==> inputs of v14 <==
## battle_ship
module battle_ship(
      input wire clk,			 
      input wire clr,
      input wire btnU,
      input wire btnD,
      input wire btnR,
      input wire btnL,
      input wire sel,
	    input sw,
      output wire [2:0] red,	 
      output wire [2:0] green,   
      output wire [1:0] blue,	     
      output wire [3:0] an,
      output wire [7:0] seg,
      output wire hsync,		 
      output wire vsync			 
	);
	wire clock_4Hz = clk;
	wire clock_25Mhz = clk;
	wire turn;
	wire phase;
  wire finish;
	wire [27: 0] pships;
	wire [27: 0] cships;
  wire [27: 0] c_curr_guess;
  wire [27: 0] p_curr_guess;
	assign cships = 28'b1000000100010000000000010000;
	wire db_btnR;
	wire db_btnL;
	wire db_btnU;
	wire db_btnD;
	wire db_btnSel;
	wire db_btnRst;
	debouncer db_r(
    .clk (clock_4Hz),
		.rst (clr),
    .btn_in (btnR),
    .btn_out (db_btnR)
	);
	debouncer db_l(
		.clk (clock_4Hz),
		.rst (clr),
		.btn_in (btnL),
		.btn_out (db_btnL)
	);
	debouncer db_u(
		.clk (clock_4Hz),
		.rst (clr),
		.btn_in (btnU),
		.btn_out (db_btnU)
	);
	debouncer db_d(
		.clk (clock_4Hz),
		.rst (clr),
		.btn_in (btnD),
		.btn_out (db_btnD)
	);
	debouncer db_sel(
		.clk (clock_4Hz),
		.rst (clr),
		.btn_in (sel),
		.btn_out (db_btnSel)
	);
	assign db_btnRst = clr;
	wire [27:0] cguess;
	wire [27:0] pguess;
	vga640x480 myDisplay(
		.clk(clock_25Mhz),
		.rst(clr),
		.phase(phase),
    .finish (finish),
		.cships(cships),
		.pships(pships),
		.hsync(hsync),
		.vsync(vsync),
		.cguess(cguess),
		.pguess(pguess),
		.red(red),
		.green(green),
		.blue(blue)
	);
	select_phase confirm_select(
		.clk (clock_4Hz),
		.rst (clr),
		.sel (db_btnSel),
		.seg (seg),
		.an (an),
		.phase (phase),
  ...
Settings: LEC_CHECK=0, CAP_MARGIN=15, CELL_PAD_IN_SITES_DETAIL_PLACEMENT=2, CELL_PAD_IN_SITES_GLOBAL_PLACEMENT=1, CORE_ASPECT_RATIO=1.69, CORE_MARGIN=4, CORE_UTILIZATION=61, CTS_CLUSTER_SIZE=23, GPL_ROUTABILITY_DRIVEN=0, MAX_ROUTING_LAYER=met4, PLACE_DENSITY_LB_ADDON=0.14, SETUP_SLACK_MARGIN=0.22, SLEW_MARGIN=20, TNS_END_PERCENT=70; clock period 3.47 ns.
run.sh (not shown) runs the stock make flow with config.mk's settings and CLKGATE_MAP_FILE=.
==> inputs of v7, as changes to v14 <==
Settings changed: CAP_MARGIN 15 to 0, CELL_PAD_IN_SITES_DETAIL_PLACEMENT 2 to not set, CELL_PAD_IN_SITES_GLOBAL_PLACEMENT 1 to not set, CORE_ASPECT_RATIO 1.69 to 0.64, CORE_MARGIN 4 to 9, CORE_UTILIZATION 61 to 19, CTS_CLUSTER_SIZE 23 to 91, PLACE_DENSITY_LB_ADDON 0.14 to not set, SETUP_SLACK_MARGIN 0.22 to not set, TNS_END_PERCENT 70 to 75.
==> flow/constraint.sdc (replaced) <==
create_clock -name core_clock -period 10.0 [get_ports {clk}]
set_input_delay 2.0000 -clock core_clock [delete_from_list [all_inputs] [get_ports {clk}]]
set_output_delay 2.0000 -clock core_clock [all_outputs]
set_load 0.01 [all_outputs]
==> summary of the runs <==
v14 aborted during global placement without I/O (3_1_place_gp_skip_io). v7 finished with timing, DRC and antenna clean.
Against v7, the die area of v14 is lower by about 70%.
In synthesized cell count, v14 and v7 do not differ.
Area after synthesis is the same in v14 and v7.

==> exp/nickel <==
battle_ship again, from the RTL that the note above started with.
export LEC_CHECK = 0
export CAP_MARGIN = 5
export CORE_ASPECT_RATIO = 0.85
export CORE_MARGIN = 2
export CORE_UTILIZATION = 72
export CTS_CLUSTER_SIZE = 31
export HOLD_SLACK_MARGIN = 0.29
export SETUP_SLACK_MARGIN = -0.31
export SLEW_MARGIN = 20
create_clock -name core_clock -period 6.87 [get_ports {clk}]
==> exp/zinc: changes against exp/nickel <==
ABC_AREA = 1   (was not set)
CAP_MARGIN = 20   (was 5)
CORE_ASPECT_RATIO = not set   (was 0.85)
CTS_CLUSTER_SIZE = not set   (was 31)
HOLD_SLACK_MARGIN = not set   (was 0.29)
SETUP_SLACK_MARGIN = not set   (was -0.31)
==> flow/constraint.sdc (replaced) <==
create_clock -name core_clock -period 4.46 [get_ports {clk}]
set_input_delay 0.8920 -clock core_clock [delete_from_list [all_inputs] [get_ports {clk}]]
set_output_delay 0.8920 -clock core_clock [all_outputs]
set_load 0.01 [all_outputs]
==> exp/raven: changes against exp/nickel <==
CAP_MARGIN = 20   (was 5)
CORE_ASPECT_RATIO = not set   (was 0.85)
CORE_UTILIZATION = 70   (was 72)
CTS_CLUSTER_SIZE = 32   (was 31)
HOLD_SLACK_MARGIN = not set   (was 0.29)
SETUP_SLACK_MARGIN = not set   (was -0.31)
==> flow/constraint.sdc (replaced) <==
create_clock -name core_clock -period 8.68 [get_ports {clk}]
set_input_delay 1.7360 -clock core_clock [delete_from_list [all_inputs] [get_ports {clk}]]
set_output_delay 1.7360 -clock core_clock [all_outputs]
set_load 0.01 [all_outputs]
==> metrics.yaml <==
yosys:
  fa_ha_area_share_pct: 3.570
  ys_types: 103
worst_setup_path:
  r2r_start: "mySelections.an[2]$_SDFFE_PP1P_"
  critPathLaunch: "mySelections.an[2]$_SDFFE_PP1P_"
cells_and_area:
  syn_to_final_growth_pct: 7.257
  instances_no_fill: 2065
  final-seq-area_sq_um: 4746
  fin_nets: 1855
route:
  top_layer_used: "met5"
timing:
  finalHoldViolCount: 0
  fmax_mhz: 202.7
grt:
  grt_pass1_wl_um: 83320
  grt_pass1_vias: 14990
  grt_max_degree: 115
  met1_usage_pct: 62.69
min_path:
  min_path_cells: 2
power:
  p_comb_share_pct: 13.8
  p_sw_share_pct: 28.59
clock_tree:
  cts_buffers: 23
status:
  status: "finished clean"
The numbers above come from exp/nickel.

==> metrics.yaml <==
placement:
  dp.cells: 2675
grt:
  met1_usage_pct: 77.47
clock_tree:
  cts_buffers: 25
  ctsResizeCount: 110
status:
  error_line: "[ERROR GRT-0232] Routing congestion too high. Check the congestion heatmap in the GUI."
  haltStage: "5_1_grt"
  status: "aborted with a tool error"
floorplanning:
  die_w_um: 142.8
yosys:
  common_cells: "427 x nand2_1, 385 x inv_1, 306 x nor2_1"
  ys_types: 58
  fa_ha_area_share_pct: 3.573
The numbers above come from exp/zinc.

==> metrics.yaml <==
status:
  status: "finished clean"
cells_and_area:
  fin_nets: 1852
  final-seq-area_sq_um: 4746
  instances_no_fill: 2088
worst_setup_path:
  critPathLaunch: "mySelections.seg[1]$_SDFFE_PP1P_"
grt:
  grt_max_degree: 84
  grt_pass1_vias: 13970
yosys:
  ys_types: 103
timing:
  finalHoldViolCount: 0
power:
  p_comb_share_pct: 12.9
clock_tree:
  cts_buffers: 24
The numbers above come from exp/raven.

Power is estimated from default activity; no workload was simulated.
